== alpha ==
Design SP_wocg, start of the top module:
module SP_wocg(
	clk,
	rst_n,
	in_valid,
	in_data,
	in_mode,
	out_valid,
	out_data
);
input clk, rst_n, in_valid;
input [2:0] in_mode;
input [8:0] in_data;
output reg out_valid;
output reg [8:0] out_data;
genvar idx;
integer i;
localparam IDLE = 4'b0000;
localparam INV  = 4'b0001;
localparam MUL  = 4'b0010;
localparam SORT = 4'b0100;
localparam SUM  = 4'b1000;
reg [3:0] cur_state,next_state;
reg [4:0] cnt;
reg [2:0] cnt_data;
reg [8:0] data_temp;
reg [10:0] data_sum [0:5]; 
reg [2:0] mode_r;
wire idle_state = cur_state == IDLE;
wire inv_in_valid  = cur_state[0] && cnt < 6;
wire mul_in_valid  = cur_state[1] && cnt < 6;
wire sort_in_valid = cur_state[2] && cnt < 6;
wire sum_in_valid  = cur_state[3] && cnt < 6;
wire inv_out_valid,mul_out_valid,sort_out_valid;
wire [8:0] inv_out_data,mul_out_data,sort_out_data;
wire [8:0] sum_mod_out_w;   
wire inv_done  = cur_state[0] && cnt == 'd18;
wire mul_done  = cur_state[1] && cnt == 'd12;
wire sort_done = cur_state[2] && cnt == 'd11;
reg  sum_done ;
wire mode0_cnt_flag = cur_state[3] && mode_r == 'd0 && cnt == 'd5;
always @(posedge clk or negedge rst_n) begin
	if (!rst_n) begin
		cur_state <= IDLE;
	end
	else begin
		cur_state <= next_state;
	end
end
always @(*) begin
	case(cur_state)
		IDLE : next_state = in_valid  ? in_mode[0] ? INV : in_mode[1] ? MUL : in_mode[2] ? SORT : SUM : IDLE;
		INV  : next_state = inv_done  ? mode_r[1] ? MUL : mode_r[2] ? SORT : SUM : INV;
		MUL  : next_state = mul_done  ? mode_r[2] ? SORT : SUM : MUL;
		SORT : next_state = sort_done ? SUM : SORT;
		SUM  : next_state = sum_done  ? IDLE : SUM;
		default : next_state = IDLE;
	endcase
end
always @(*) begin 
	if(cur_state[3]) begin
		if(mode_r == 'd0) sum_done = cnt == 'd12;
		else sum_done = cnt == 'd7;
	end
	else sum_done = 0;
end
always @(posedge clk or negedge rst_n) begin
	if (!rst_n) begin
		cnt <= 'd0;
	end
	else begin
		if(idle_state) cnt <= 'd0;
		else if(inv_done | mul_done | sort_done) cnt <= 'd0;
		else cnt <= cnt + 'd1;
	end
end
always @(posedge clk or negedge rst_n) begin
	if (!rst_n) begin
		cnt_data <= 'd0;
	end
	else begin
  ...
Size in the first run: roughly 6900 cells after synthesis, about 520 flip-flops, about 25 I/O pins.
Settings: LEC_CHECK=0, CAP_MARGIN=20, CORE_MARGIN=2, CORE_UTILIZATION=70, SLEW_MARGIN=20, SYNTH_MEMORY_MAX_BITS=16384; clock period 6.35 ns.
run.sh (not shown) runs the stock make flow with config.mk's settings and CLKGATE_MAP_FILE=.
alpha reached the final stage; the timing, DRC and antenna checks on its layout passed.
Changes in gamma relative to alpha:
- putting GPL_TIMING_DRIVEN at 0 where nothing was set
- swapping 70 for 39 in CORE_UTILIZATION
- swapping 6.35 for 8.0 in the clock period (ns, I/O delays scaled along)
Results
Initial antenna violation count (lower): alpha
Looking only at fraction of the cycle the final worst path needs, and setting everything else aside, the higher value of gamma and alpha goes to alpha.
Going from alpha to gamma, die area +69000 um2.

========
Setup of quartz:
SP_wocg again, from the RTL that the note above started with.
==> flow/config.mk <==
export PLATFORM = sky130hd
export DESIGN_NAME = SP_wocg
export DESIGN_NICKNAME = SP_wocg
export VERILOG_FILES = /design/flow/design.v
export SDC_FILE = /design/flow/constraint.sdc
export NUM_CORES = 4
export LEC_CHECK = 0
export ABC_AREA = 1
export CAP_MARGIN = 25
export CELL_PAD_IN_SITES_DETAIL_PLACEMENT = 1
export CELL_PAD_IN_SITES_GLOBAL_PLACEMENT = 1
export CORE_MARGIN = 8
export CORE_UTILIZATION = 39
export GPL_TIMING_DRIVEN = 1
export MAX_ROUTING_LAYER = met5
export PLACE_DENSITY_LB_ADDON = 0.03
export SLEW_MARGIN = 20
export SYNTH_MEMORY_MAX_BITS = 16384
==> flow/constraint.sdc <==
create_clock -name core_clock -period 8.0 [get_ports {clk}]
set_input_delay 1.6000 -clock core_clock [delete_from_list [all_inputs] [get_ports {clk}]]
set_output_delay 1.6000 -clock core_clock [all_outputs]
set_load 0.01 [all_outputs]
quartz | stages: all done | timing, DRC, antenna: all pass
Changes in nickel relative to quartz:
==> flow/config.mk <==
export PLATFORM = sky130hd
export DESIGN_NAME = SP_wocg
export DESIGN_NICKNAME = SP_wocg
export VERILOG_FILES = /design/flow/design.v
export SDC_FILE = /design/flow/constraint.sdc
export NUM_CORES = 4
export LEC_CHECK = 0
export CAP_MARGIN = 20
export CORE_MARGIN = 2
export CORE_UTILIZATION = 72
export SLEW_MARGIN = 20
export SYNTH_MEMORY_MAX_BITS = 16384
==> flow/constraint.sdc <==
create_clock -name core_clock -period 6.72 [get_ports {clk}]
set_input_delay 1.3440 -clock core_clock [delete_from_list [all_inputs] [get_ports {clk}]]
set_output_delay 1.3440 -clock core_clock [all_outputs]
set_load 0.01 [all_outputs]
Notes after the runs:
Total number of tap cells: nickel vs quartz down 974
Taking quartz as the reference, in nickel worst setup slack fell 0.68 ns, area after synthesis fell 340 µm², wire length of the first global-routing pass fell 16%, final hold slack fell 0.021 ns.
Modified inputs, onyx compared to nickel
--- a/flow/config.mk
+++ b/flow/config.mk
@@ -8,5 +8,5 @@
 export CAP_MARGIN = 20
 export CORE_MARGIN = 2
-export CORE_UTILIZATION = 72
+export CORE_UTILIZATION = 40
 export SLEW_MARGIN = 20
 export SYNTH_MEMORY_MAX_BITS = 16384
==> flow/constraint.sdc <==
create_clock -name core_clock -period 13.5 [get_ports {clk}]
set_input_delay 2.7000 -clock core_clock [delete_from_list [all_inputs] [get_ports {clk}]]
set_output_delay 2.7000 -clock core_clock [all_outputs]
set_load 0.01 [all_outputs]
Findings:
Every stage of the flow completed for onyx, and the final layout passed the timing, DRC and antenna checks. Summary: with nickel as the reference, final-layout clock buffer total in onyx moved up by more than 10%. In the route summary, onyx ends up with a via count below that of nickel. Taking nickel as the reference, in onyx cell area after layout now sits higher, core utilization now sits lower, clock latency on the worst-skew pair now sits higher. Taking nickel as the reference point, the clock period minus final worst setup slack of onyx rises by 1.34 ns. onyx vs nickel, portion of the clock cycle consumed by the worst path in the final layout went down by 38 points. Comparing worst relative slew slack for onyx and nickel, the smaller number came from onyx.
Edits applied to the flow inputs when going from onyx to tundra:
--- a/flow/config.mk
+++ b/flow/config.mk
@@ -6,7 +6,9 @@
 export NUM_CORES = 4
 export LEC_CHECK = 0
+export ABC_AREA = 1
 export CAP_MARGIN = 20
 export CORE_MARGIN = 2
-export CORE_UTILIZATION = 40
+export CORE_UTILIZATION = 70
+export CTS_CLUSTER_SIZE = 72
 export SLEW_MARGIN = 20
 export SYNTH_MEMORY_MAX_BITS = 16384
==> flow/constraint.sdc <==
create_clock -name core_clock -period 5.29 [get_ports {clk}]
set_input_delay 1.0580 -clock core_clock [delete_from_list [all_inputs] [get_ports {clk}]]
set_output_delay 1.0580 -clock core_clock [all_outputs]
set_load 0.01 [all_outputs]
Results
- onyx and tundra: one clean run, onyx; the rest did not finish clean.
- tundra: it failed with a tool error in global routing, so there are no final results.
- | sequential-to-total area share from yosys stat | tundra vs onyx | ≈ equal |
- tundra vs onyx — total CTS buffers dropped 16%.
- Area after synthesis for tundra: 340 µm² up relative to onyx

========
SP_wocg again, from the RTL that the note above started with.
export LEC_CHECK = 0
export CAP_MARGIN = 20
export CELL_PAD_IN_SITES_DETAIL_PLACEMENT = 1
export CORE_MARGIN = 2
export CORE_UTILIZATION = 39
export GPL_TIMING_DRIVEN = 1
export MAX_ROUTING_LAYER = met4
export SLEW_MARGIN = 20
export SYNTH_MEMORY_MAX_BITS = 16384
create_clock -name core_clock -period 8.0 [get_ports {clk}]
Rerun with:
Settings changed: CELL_PAD_IN_SITES_DETAIL_PLACEMENT 1 to default, CORE_UTILIZATION 39 to 70, GPL_TIMING_DRIVEN 1 to default.
Clock period 8.0 ns to 5.23 ns, I/O delays scaled along.
Outcome: With this change the flow did not get past 5_1_grt; die area drops by well over a third; area after synthesis is unchanged; synthesized cell count stays the same.
Rerun with:
Settings changed: CORE_UTILIZATION 70 to 69, CTS_CLUSTER_DIAMETER from default to 33, MAX_ROUTING_LAYER met4 to default.
Clock period 5.23 ns to 3.22 ns, I/O delays scaled along.
What happened: The new run failed in 4_1_cts; area after synthesis is unchanged; die size is higher by 1.4%; synthesized cell count does not change.
Rerun with:
Settings changed: ABC_AREA from default to 1, CORE_UTILIZATION 69 to 72, CTS_CLUSTER_DIAMETER 33 to default.
Clock period 3.22 ns to 5.25 ns, I/O delays scaled along.
Effect: Now the flow stopped in 5_1_grt (GRT-0232). Die size goes down by a few percent. Synthesized cell count increases by a quarter to a third. Area after synthesis goes up slightly.
Rerun with:
Settings changed: ABC_AREA 1 to default, CORE_UTILIZATION 72 to 69.
Clock period 5.25 ns to 7.58 ns, I/O delays scaled along.
- The changed run finished clean
- synthesized area goes down by 0.56%
- die area goes up by 3.7%
- synthesized cell count goes down by 19%

========
SP_wocg again, from the RTL that the note above started with.
// SP_wocg
module SP_wocg(
	clk,
	rst_n,
	in_valid,
	in_data,
	in_mode,
	out_valid,
	out_data
);
clock: 6.64 ns
lec_check: 0
abc_area: 1
cap_margin: 10
cell_pad_in_sites_detail_placement: 0
cell_pad_in_sites_global_placement: 3
core_aspect_ratio: 0.66
core_margin: 7
core_utilization: 63
cts_cluster_diameter: 276
max_routing_layer: met4
place_density_lb_addon: 0.04
setup_slack_margin: 0.97
slew_margin: 20
synth_memory_max_bits: 16384
tns_end_percent: 15
The first run aborted during 3_1_place_gp_skip_io with FLW-0024.
==> next run, changes <==
ABC_AREA = 0   (was 1)
CELL_PAD_IN_SITES_DETAIL_PLACEMENT = 1   (was 0)
CORE_MARGIN = 10   (was 7)
CORE_UTILIZATION = 37   (was 63)
GPL_TIMING_DRIVEN = 0   (was not set)
PLACE_DENSITY_LB_ADDON = 0.12   (was 0.04)
SETUP_SLACK_MARGIN = -0.04   (was 0.97)
TNS_END_PERCENT = 20   (was 15)
Outcome:
- The changed run produced a clean layout
- area after synthesis goes down by about 0.56%
- die size goes up by about 70%
- synthesized cell count is lower by about 19%
==> next run, changes <==
ABC_AREA = not set   (was 0)
CELL_PAD_IN_SITES_DETAIL_PLACEMENT = not set   (was 1)
CELL_PAD_IN_SITES_GLOBAL_PLACEMENT = 0   (was 3)
CORE_ASPECT_RATIO = not set   (was 0.66)
CORE_MARGIN = 2   (was 10)
CORE_UTILIZATION = 70   (was 37)
CTS_CLUSTER_DIAMETER = not set   (was 276)
GPL_TIMING_DRIVEN = not set   (was 0)
MAX_ROUTING_LAYER = not set   (was met4)
PLACE_DENSITY = 0.64   (was not set)
PLACE_DENSITY_LB_ADDON = not set   (was 0.12)
SETUP_SLACK_MARGIN = 0.97   (was -0.04)
TNS_END_PERCENT = not set   (was 20)
After rerunning: Global-route usage is higher by 16 points. Sequential share of layout area drops by 1.1 points. Cell area is higher by 5.7%. Final cell count fell by 8.4%.
==> next run, changes <==
CELL_PAD_IN_SITES_GLOBAL_PLACEMENT = 1   (was 0)
CTS_CLUSTER_SIZE = 37   (was not set)
What happened: Now the flow never finished: it broke off in 3_1_place_gp_skip_io (GPL-0301). Synthesized cell count stays the same. Die area does not change. Area after synthesis is unchanged.

========
## oak
Starting RTL as in the previous note.
export LEC_CHECK = 0
export CAP_MARGIN = 10
export CELL_PAD_IN_SITES_DETAIL_PLACEMENT = 1
export CELL_PAD_IN_SITES_GLOBAL_PLACEMENT = 0
export CORE_ASPECT_RATIO = 0.66
export CORE_MARGIN = 2
export CORE_UTILIZATION = 63
export MAX_ROUTING_LAYER = met4
export PLACE_DENSITY_LB_ADDON = 0.04
export SETUP_SLACK_MARGIN = 0.97
export SLEW_MARGIN = 20
export SYNTH_MEMORY_MAX_BITS = 16384
create_clock -name core_clock -period 6.64 [get_ports {clk}]
What ended oak was a tool error in 4_1_cts; the run never finished.
What pine does differently from oak at the input level:
Settings: CTS_CLUSTER_SIZE: unset -> 60; CORE_ASPECT_RATIO: 0.66 -> unset; PLACE_DENSITY_LB_ADDON: 0.04 -> 0.0; CELL_PAD_IN_SITES_DETAIL_PLACEMENT: 1 -> unset; CORE_UTILIZATION: 63 -> 72; MAX_ROUTING_LAYER: met4 -> unset.
--- outcome ---
Final checks on pine, whose flow otherwise completed, came back failing, citing capacitance limit, slew limit, setup timing. Compared with oak, in pine cell area after technology mapping was more or less identical, total instance count after detailed placement went down by 247, die size went down by 12000 um2, routability congestion estimate went down by about 1.1%, count of standard-cell rows went up by about 15%. Comparing area after detailed placement for oak and pine, the smaller number came from pine. In pine relative to oak, area inside the core boundary had gone down by more than 10%.
#### Input delta (birch over pine)
Settings: swapping 0.0 for 0.04 in PLACE_DENSITY_LB_ADDON; swapping 0 for 1 in CELL_PAD_IN_SITES_GLOBAL_PLACEMENT; swapping 72 for 63 in CORE_UTILIZATION; clearing CTS_CLUSTER_SIZE, which used to be 60.
--- outcome ---
[birch] largest net degree at the start of global routing rose 12 relative to pine. Compared with pine, birch shows end-of-flow core utilization lower by 9.1 points. birch has clock-buffer cell count above what pine had. birch vs pine: detailed-routing wirelength on met1 up by a few percent. Relative to pine, the proportion of final cell area spent on non-clock buffers of birch is higher by 0.26 points. Compared with pine, in birch final period utilization fell by 13 points, parity-gate share of the synthesized area counting xor and xnor cells level, initial antenna violation count lower, wire length of the first global-routing pass decreased about 6%. birch was carried through to the last stage, and its layout satisfied the timing, DRC and antenna checks.
Input changes introduced in maple (baseline for comparison: birch):
Settings: setting PLACE_DENSITY to 0.66 for the first time; changing CORE_UTILIZATION from 63 to 72; removing PLACE_DENSITY_LB_ADDON (formerly 0.04); changing CELL_PAD_IN_SITES_GLOBAL_PLACEMENT from 1 to 0.
==> results <==
maple: it failed during 5_1_grt, and the tool reported ODB-0269. Comparing birch and maple, number of post-CTS setup repair buffers is higher on maple. On net count entering floorplan, birch tracks maple almost exactly. maple has vertical die dimension below what birch had. maple ends up with a post-placement cell count that is 234 lower than in birch. Die span in x in maple is about 6% below birch. In maple, worst setup slack before clock tree synthesis is lower than in birch. Final weighted congestion of routability-driven global placement (lower): birch. maple vs birch: post-DP HPWL down slightly. Sort birch and maple by core outline area, ascending, and maple comes first. Re clock buffer count from CTS: birch and maple aren't equal, and the higher value belongs to birch. There was hardly any difference in mean instance size in the synthesized netlist between birch and maple.

========
Starting RTL as in the previous note.
clock: 5.1 ns
lec_check: 0
cap_margin: 10
cell_pad_in_sites_global_placement: 1
core_margin: 2
core_utilization: 70
place_density_lb_addon: 0.04
setup_slack_margin: -0.43
slew_margin: 20
synth_memory_max_bits: 16384
The starting point never finished: it broke off in 3_1_place_gp_skip_io.
Edit:
- CAP_MARGIN: 10 -> 20
- CELL_PAD_IN_SITES_GLOBAL_PLACEMENT: 1 -> unset
- PLACE_DENSITY_LB_ADDON: 0.04 -> unset
- SETUP_SLACK_MARGIN: -0.43 -> unset
- clock period: 5.1 -> 6.3 ns (I/O delays scaled with it)
This time the run completed with no timing, DRC or antenna violations.
Synthesized area does not change.
Die size stays the same.
Synthesized cell count stays the same.
Edit:
- CORE_UTILIZATION: 70 -> 11
- clock period: 6.3 -> 9.77 ns (I/O delays scaled with it)
Routed wire length is higher by 3.8%.
Via count is lower by 3.4%.
Hold slack gains 0.0084 ns.
Sequential share of layout area came out lower by 1.6 points.
Global-route usage fell by 34 points.
